== alpha ==
==> flow/design.v <==
`timescale 1ns/100ps
module cordic_stage(clk, x_i, y_i, z_i, x_o, y_o, z_o, arctan);
  parameter z_width = 12; 
  parameter iter_width = 17;  	 
  parameter i=0;  		 
  input signed [z_width:0] arctan;
  input clk;
  input signed [iter_width:0] x_i, y_i;
  input signed [z_width:0] z_i;
  output [iter_width:0] x_o, y_o;
  output [z_width:0] z_o;
  reg d;
  reg signed [iter_width:0] x_o, x_next;
  reg signed [iter_width:0] y_o, y_next;
  reg signed [z_width:0] z_o, z_next;
  always @ (posedge clk)
    begin
      x_o <= x_next;
      y_o <= y_next;
      z_o <= z_next; 
    end
  always @(*)
    begin    
      d = (z_i[11] == 0) ? 0 : 1;
      if(d == 0) begin
        x_next = x_i - (y_i >>> i);
        y_next = y_i + (x_i >>> i);
        z_next = z_i - arctan;
      end
      else begin
        x_next = x_i + (y_i >>> i);
        y_next = y_i - (x_i >>> i);
        z_next = z_i + arctan;
      end
  end
endmodule
`timescale 1ns/100ps
module cordic_pipelined(clk, z0, xn, yn);
  parameter z_width = 12; 
  parameter iter_width = 17;   
  input clk;
  input signed [z_width:0] z0;
  output reg signed [iter_width:0] xn, yn;
  parameter N = 10;  
  reg [(N-1):0] d;
  wire signed [iter_width:0] x [N:0];
  wire signed [iter_width:0] y [N:0];
  wire signed [z_width:0] z [N:0];
  reg signed [z_width:0] z_start;
  assign x[0] = 'b01_0011_0110_1110_1001;   
  assign y[0] = 0;
  assign z[0] = z_start;
  reg [(N-1):0] flip;
  wire flip_in;
  assign flip_in = ((z0[z_width]==1) && (z0 < 'h1A60)) || 
   	((z0[z_width]==0) && (z0 > 'h05A0));    
  always @ (posedge clk)
    flip <= {flip[(N-2):0], flip_in};
  always @ (flip, x[N], y[N]) begin
    if (flip[N-1]) begin    
  	xn = ~( x[N]-1 );  
	yn = ~( y[N]-1 );  
    end
    else begin		 
	xn = x[N];	 
	yn = y[N];	 
    end
  end
  always @ (z0) begin
    if (((z0[z_width]==1) && (z0 < 'h1A60)) || 
   	((z0[z_width]==0) && (z0 > 'h05A0))) begin    
	if (z0[z_width] == 1) begin 			 
	    z_start = z0 + 'hB40; 	   
	end
	else begin
	    z_start = z0 - 'hB40;	   
	end
    end
    else begin
	z_start = z0; 
    end
  end
  wire signed [z_width:0] arctan [(N-1):0];
  assign arctan[0] = 'b0_0010_1101_0000;  
  assign arctan[1] = 'b0_0001_1010_1001;  
  assign arctan[2] = 'b0_0000_1110_0000;  
  assign arctan[3] = 'b0_0000_0111_0010;  
  assign arctan[4] = 'b0_0000_0011_1001;  
  assign arctan[5] = 'b0_0000_0001_1100;  
  assign arctan[6] = 'b0_0000_0000_1110;  
  assign arctan[7] = 'b0_0000_0000_0111;  
  assign arctan[8] = 'b0_0000_0000_0011;  
  assign arctan[9] = 'b0_0000_0000_0001;  
  genvar i;
  generate
    for(i=0; i<N; i=i+1)
      begin: stage_generate
        cordic_stage #(.i(i)) stage_i
        (
          .clk(clk), 
          .x_i(x[i]), .x_o(x[i+1]), 
          .y_i(y[i]), .y_o(y[i+1]), 
          .z_i(z[i]), .z_o(z[i+1]),
          .arctan(arctan[i])
        );
      end
  endgenerate
endmodule
clock: 3.75 ns
lec_check: 0
cap_margin: 40
cell_pad_in_sites_detail_placement: 0
core_margin: 3
core_utilization: 72
cts_cluster_size: 19
gpl_routability_driven: 1
min_routing_layer: met1
place_density_lb_addon: 0.28
setup_slack_margin: 0.53
slew_margin: 20
run.sh (not shown) runs the stock make flow with config.mk's settings and CLKGATE_MAP_FILE=.
## Diff of input files: beta against alpha
Settings: changing CORE_MARGIN from 3 to 2; removing GPL_ROUTABILITY_DRIVEN (formerly 1); removing CTS_CLUSTER_SIZE (formerly 19); changing SETUP_SLACK_MARGIN from 0.53 to 0.96; removing CELL_PAD_IN_SITES_DETAIL_PLACEMENT (formerly 0); changing CAP_MARGIN from 40 to 20; setting PLACE_DENSITY to 0.35 for the first time; setting CTS_CLUSTER_DIAMETER to 141 for the first time; removing MIN_ROUTING_LAYER (formerly met1); removing PLACE_DENSITY_LB_ADDON (formerly 0.28); changing the clock period (ns, I/O delays scaled along) from 3.75 to 3.32.
### Flow results
beta got as far as global routing (5_1_grt), where a tool error ended the run. alpha reached the final stage; the timing, design-rule and antenna checks on its layout passed. On area share of xor/xnor cells in the synthesized design, alpha and beta are basically level. Between alpha and beta, the flow reports number of instances resized during post-cts repair increasing by more than 100%. Diff alpha -> beta: number of standard cells after synthesis did not really move, synthesized-area fraction occupied by adder cells did not really move, sum of net half-perimeters after detailed placement went up, post-synthesis sequential element count did not really move.
For gamma, these inputs were changed with respect to beta:
Settings: PLACE_DENSITY: 0.35 -> unset; CORE_UTILIZATION: 72 -> 66; SETUP_SLACK_MARGIN: 0.96 -> unset.
==> comparison <==
Of beta and gamma, only beta never reached the final stage. beta: it failed during global routing (5_1_grt), and the tool reported DPL-0038. The final report for gamma shows a completed flow and a layout that fails verification, specifically negative setup slack. Re number of instances in the placed design: gamma and beta aren't equal, and the higher value belongs to gamma. Of gamma and beta, gamma shows the higher cell area reported after detailed placement, with beta below it. From beta to gamma, cell count listed in synth_stat.txt did not move at all. Diff gamma..beta | synthesized cell count | unchanged. gamma and beta ended up with roughly the same placed wire-length estimate after detailed placement. Number of CTS-inserted buffers for gamma: 1 down relative to beta. [compare] base=beta new=gamma: die span in x went up 4.4%; total setup buffers inserted after CTS now smaller; core footprint higher. STATUS worst-case setup slack after placement: gamma loses against beta.
The following lists how delta was set up differently from gamma:
Settings: removing CTS_CLUSTER_DIAMETER (formerly 141); changing CORE_UTILIZATION from 66 to 40; changing the clock period (ns, I/O delays scaled along) from 3.32 to 5.0.
Findings:
delta against gamma: count of cells along the worst register-to-register path decreased 7, logic depth of the worst setup path including buffers decreased 5.
Per the comparison of delta with gamma, number of global-route vias before repair has decreased, utilization of the core after routing shrank by 37 points, global-route usage decreased 15 points.
delta reached the end of the flow, and the finished layout is clean on the timing, design-rule and antenna checks.
The arrival time reported for the critical path endpoint in delta sits 0.66 ns above the value recorded for gamma.
For the design area, delta came in 8.8% lower than gamma did.
A end point of the critical path of stage_generate[4].stage_i.x_o[13] is what gamma shows, while stage_generate[0].stage_i.z_o[10] belongs to delta.
Going from gamma to delta, final worst-path setup slack now sits higher; first-pass GRT wire length went down by 15 mm; flop share of the area picked up an extra 2.2 points.
--- input diff delta..epsilon ---
Settings: CORE_UTILIZATION now 65, was 40; the clock period (ns, I/O delays scaled along) now 4.48, was 5.0.
==> comparison <==
- A worst setup path endpoint of yn[15] is what epsilon shows, while stage_generate[0].stage_i.z_o[10] belongs to delta.
- Looking at worst-case clock skew across epsilon and delta, the one that comes out higher is delta.
- Summary: worst-case hold slack, epsilon worse than delta
- Looking at die area, epsilon sits about 40% below delta.
- In epsilon, the global-route wire length before repair came out about 4.4% above the value in delta.
- | worst path required time | epsilon vs delta | 1.91 ns lower |

---

v48:
Starts from the design.v that is shown in full above.
Settings: LEC_CHECK=0, CAP_MARGIN=20, CORE_MARGIN=2, CORE_UTILIZATION=31, SLEW_MARGIN=20; clock period 4.25 ns.
Having completed the whole flow, v48 delivered a layout that passed the timing, design-rule and antenna checks.
What v39 does differently from v48 at the input level:
- CORE_UTILIZATION now 70, was 31
- CTS_CLUSTER_SIZE now 36, previously not set
- the clock period (ns, I/O delays scaled along) now 3.62, was 4.25
## What came out
- In v39, initial antenna violation count is higher than in v48.
- Of v48 and v39, the lower TritonCTS buffer count belongs to v39.
- Re area share of and-or/or-and cells after synthesis: no difference whatsoever between v39 and v48.
- Summary of v39 over v48: tap cell count moved down; final area roughly the same.
- Diff v48 -> v39 | number of rows created at floorplan | down by more than a quarter
- Relative to v48, v39 degrades via count.
- v39 vs. v48: post-route worst setup slack lost 0.10 ns; final worst-path cycle share increased 1.8 points.
- Of v48 and v39, the run reporting the lower depth of the worst register-to-register path was v48.
- Launching element of the worst setup path: stage_generate[9].stage_i.y_o[4] -> v48, stage_generate[9].stage_i.y_o[0] -> v39
Input-level comparison between v5 and v39:
- swapping 36 for 62 in CTS_CLUSTER_SIZE
- swapping 70 for 64 in CORE_UTILIZATION
- swapping 3.62 for 3.69 in the clock period (ns, I/O delays scaled along)
==> comparison <==
Global-route wire length before repair on v5 is down relative to v39.
Compared with v39, in v5 clock-buffer cell count went up 10%, sequential share of layout area shows no meaningful change, area fraction in and, or, nand and nor cells has remained practically unchanged, critical path depth shows an increase of 6.

---

RTL: the design.v shown in full above, as it stands there.
Settings: LEC_CHECK=0, CAP_MARGIN=20, CORE_ASPECT_RATIO=1.23, CORE_MARGIN=2, CORE_UTILIZATION=40, CTS_CLUSTER_DIAMETER=150, HOLD_SLACK_MARGIN=0.21, PLACE_DENSITY=0.36, SETUP_SLACK_MARGIN=0.81, SLEW_MARGIN=10; clock period 5.0 ns.
Edit:
==> flow/config.mk (replaced) <==
export PLATFORM = sky130hd
export DESIGN_NAME = cordic_pipelined
export DESIGN_NICKNAME = cordic_pipelined
export VERILOG_FILES = /design/flow/design.v
export SDC_FILE = /design/flow/constraint.sdc
export NUM_CORES = 4
export LEC_CHECK = 0
export CAP_MARGIN = 20
export CORE_MARGIN = 2
export CORE_UTILIZATION = 72
export PLACE_DENSITY = 0.67
export SETUP_SLACK_MARGIN = 0.45
export SLEW_MARGIN = 20
==> flow/constraint.sdc (replaced) <==
create_clock -name core_clock -period 3.54 [get_ports {clk}]
set_input_delay 0.7080 -clock core_clock [delete_from_list [all_inputs] [get_ports {clk}]]
set_output_delay 0.7080 -clock core_clock [all_outputs]
set_load 0.01 [all_outputs]
What happened: The new run finished with negative setup slack left; wire length grows by 35%; synthesized cell count does not change; clock skew rose by 0.0086 ns; hold slack improved by 0.0043 ns; via count went up by 25%.
Edit:
--- a/flow/config.mk
+++ b/flow/config.mk
@@ -10,3 +10 @@
-export CORE_UTILIZATION = 72
-export PLACE_DENSITY = 0.67
-export SETUP_SLACK_MARGIN = 0.45
+export CORE_UTILIZATION = 40
==> flow/constraint.sdc (replaced) <==
create_clock -name core_clock -period 4.25 [get_ports {clk}]
set_input_delay 0.8500 -clock core_clock [delete_from_list [all_inputs] [get_ports {clk}]]
set_output_delay 0.8500 -clock core_clock [all_outputs]
set_load 0.01 [all_outputs]
Effect:
- The changed run went through all stages and came out clean
- design area went down by roughly a tenth
- routed wire length went down by well over a third
- count of clock-buffer cells in the layout went up by 9
- die size went up by well over a third
- setup slack improves by 0.40 ns
- global-route usage went down by 20 points
- worst hold slack degrades by 0.014 ns
- first-iteration DRC count went down by well over a third
Edit:
--- a/flow/config.mk
+++ b/flow/config.mk
@@ -10 +10,4 @@
-export CORE_UTILIZATION = 40
+export CORE_UTILIZATION = 72
+export CTS_CLUSTER_DIAMETER = 141
+export HOLD_SLACK_MARGIN = -0.06
+export PLACE_DENSITY = 0.64
==> flow/constraint.sdc (replaced) <==
create_clock -name core_clock -period 3.32 [get_ports {clk}]
set_input_delay 0.6640 -clock core_clock [delete_from_list [all_inputs] [get_ports {clk}]]
set_output_delay 0.6640 -clock core_clock [all_outputs]
set_load 0.01 [all_outputs]
The new run finished with negative setup slack left.
Worst hold slack gets better by 0.019 ns.
Wire length came out higher by 69%.
Die area is lower by 44%.

---

Starts from the design.v that is shown in full above.
clock: 3.69 ns
lec_check: 0
cap_margin: 20
core_margin: 2
core_utilization: 71
cts_cluster_size: 62
hold_slack_margin: -0.1
place_density: 0.79
slew_margin: 20
Next try:
CTS_CLUSTER_DIAMETER = 141   (was not set)
CTS_CLUSTER_SIZE = not set   (was 62)
HOLD_SLACK_MARGIN = not set   (was -0.1)
PLACE_DENSITY = 0.35   (was 0.79)
SETUP_SLACK_MARGIN = 0.96   (was not set)
clock period = 3.32 ns   (was 3.69 ns; I/O delays follow)
Result: The new run ended with an error in global routing; area after synthesis does not change; die size is unchanged; synthesized cell count does not change.
Next try:
ABC_AREA = 1   (was not set)
CORE_UTILIZATION = 58   (was 71)
CTS_CLUSTER_DIAMETER = 227   (was 141)
SETUP_SLACK_MARGIN = not set   (was 0.96)
clock period = 2.72 ns   (was 3.32 ns; I/O delays follow)
After rerunning:
- The new run produced a layout that fails on setup timing
- die size climbs by about 23%
- area after synthesis climbs by about 1%
- synthesized cell count climbs by 14%

---

// cordic_pipelined: RTL as listed in full above, without the edits since
Settings: LEC_CHECK=0, ABC_AREA=1, CAP_MARGIN=40, CELL_PAD_IN_SITES_DETAIL_PLACEMENT=0, CORE_MARGIN=7, CORE_UTILIZATION=22, CTS_CLUSTER_SIZE=19, GPL_ROUTABILITY_DRIVEN=1, GPL_TIMING_DRIVEN=0, HOLD_SLACK_MARGIN=0.11, MAX_ROUTING_LAYER=met4, MIN_ROUTING_LAYER=met2, SLEW_MARGIN=20; clock period 4.31 ns.
Then changed:
==> flow/config.mk (replaced) <==
export PLATFORM = sky130hd
export DESIGN_NAME = cordic_pipelined
export DESIGN_NICKNAME = cordic_pipelined
export VERILOG_FILES = /design/flow/design.v
export SDC_FILE = /design/flow/constraint.sdc
export NUM_CORES = 4
export LEC_CHECK = 0
export CAP_MARGIN = 0
export CORE_MARGIN = 2
export CORE_UTILIZATION = 70
export CTS_CLUSTER_SIZE = 62
export HOLD_SLACK_MARGIN = -0.1
export SLEW_MARGIN = 20
==> flow/constraint.sdc (replaced) <==
create_clock -name core_clock -period 3.69 [get_ports {clk}]
set_input_delay 0.7380 -clock core_clock [delete_from_list [all_inputs] [get_ports {clk}]]
set_output_delay 0.7380 -clock core_clock [all_outputs]
set_load 0.01 [all_outputs]
Core utilization came out higher by 54 points.
Clock skew came out lower by 0.0068 ns.
Setup slack loses 0.23 ns.
Die size came out lower by 70%.
Register-to-register slack loses 0.23 ns.
Area after synthesis came out lower by 1.0%.
Non-clock buffer count came out higher by 36.
Sequential cell count stays the same.
Count of clock-buffer cells in the layout came out higher by 11.

---

// cordic_pipelined: RTL as listed in full above, without the edits since
clock: 6.71 ns
lec_check: 0
cap_margin: 35
cell_pad_in_sites_global_placement: 1
core_aspect_ratio: 0.82
core_margin: 2
core_utilization: 70
cts_cluster_size: 59
gpl_timing_driven: 0
min_routing_layer: met2
place_density_lb_addon: 0.17
setup_slack_margin: -0.46
slew_margin: 35
The baseline failed in global placement without I/O (3_1_place_gp_skip_io), error FLW-0024.
Rerun with:
==> flow/config.mk (replaced) <==
export PLATFORM = sky130hd
export DESIGN_NAME = cordic_pipelined
export DESIGN_NICKNAME = cordic_pipelined
export VERILOG_FILES = /design/flow/design.v
export SDC_FILE = /design/flow/constraint.sdc
export NUM_CORES = 4
export LEC_CHECK = 0
export CAP_MARGIN = 20
export CORE_MARGIN = 2
export CORE_UTILIZATION = 70
export CTS_CLUSTER_SIZE = 36
export PLACE_DENSITY = 0.35
export SETUP_SLACK_MARGIN = 0.94
export SLEW_MARGIN = 20
==> flow/constraint.sdc (replaced) <==
create_clock -name core_clock -period 3.62 [get_ports {clk}]
set_input_delay 0.7240 -clock core_clock [delete_from_list [all_inputs] [get_ports {clk}]]
set_output_delay 0.7240 -clock core_clock [all_outputs]
set_load 0.01 [all_outputs]
Outcome: Now the flow stopped in global routing (5_1_grt); synthesized area is unchanged; synthesized cell count is unchanged; die area stays flat.
Rerun with:
--- a/flow/config.mk
+++ b/flow/config.mk
@@ -10,2 +10,2 @@
-export CORE_UTILIZATION = 70
-export CTS_CLUSTER_SIZE = 36
+export CORE_UTILIZATION = 72
+export CTS_CLUSTER_DIAMETER = 141
@@ -13 +13 @@
-export SETUP_SLACK_MARGIN = 0.94
+export SETUP_SLACK_MARGIN = 0.97
==> flow/constraint.sdc (replaced) <==
create_clock -name core_clock -period 3.32 [get_ports {clk}]
set_input_delay 0.6640 -clock core_clock [delete_from_list [all_inputs] [get_ports {clk}]]
set_output_delay 0.6640 -clock core_clock [all_outputs]
set_load 0.01 [all_outputs]
Result: The new run failed in global routing (5_1_grt) with GRT-0232; area after synthesis is unchanged; die area went down by a few percent; synthesized cell count is unchanged.
Rerun with:
--- a/flow/config.mk
+++ b/flow/config.mk
@@ -8,0 +9 @@
+export CORE_ASPECT_RATIO = 0.92
@@ -11,3 +12,3 @@
-export CTS_CLUSTER_DIAMETER = 141
-export PLACE_DENSITY = 0.35
-export SETUP_SLACK_MARGIN = 0.97
+export HOLD_SLACK_MARGIN = -0.08
+export PLACE_DENSITY = 0.67
+export SETUP_SLACK_MARGIN = 0.45
==> flow/constraint.sdc (replaced) <==
create_clock -name core_clock -period 3.54 [get_ports {clk}]
set_input_delay 0.7080 -clock core_clock [delete_from_list [all_inputs] [get_ports {clk}]]
set_output_delay 0.7080 -clock core_clock [all_outputs]
set_load 0.01 [all_outputs]
This time the run reached the layout checks and failed them: setup timing.
Synthesized area stays the same.
Die size stays flat.
Synthesized cell count stays the same.
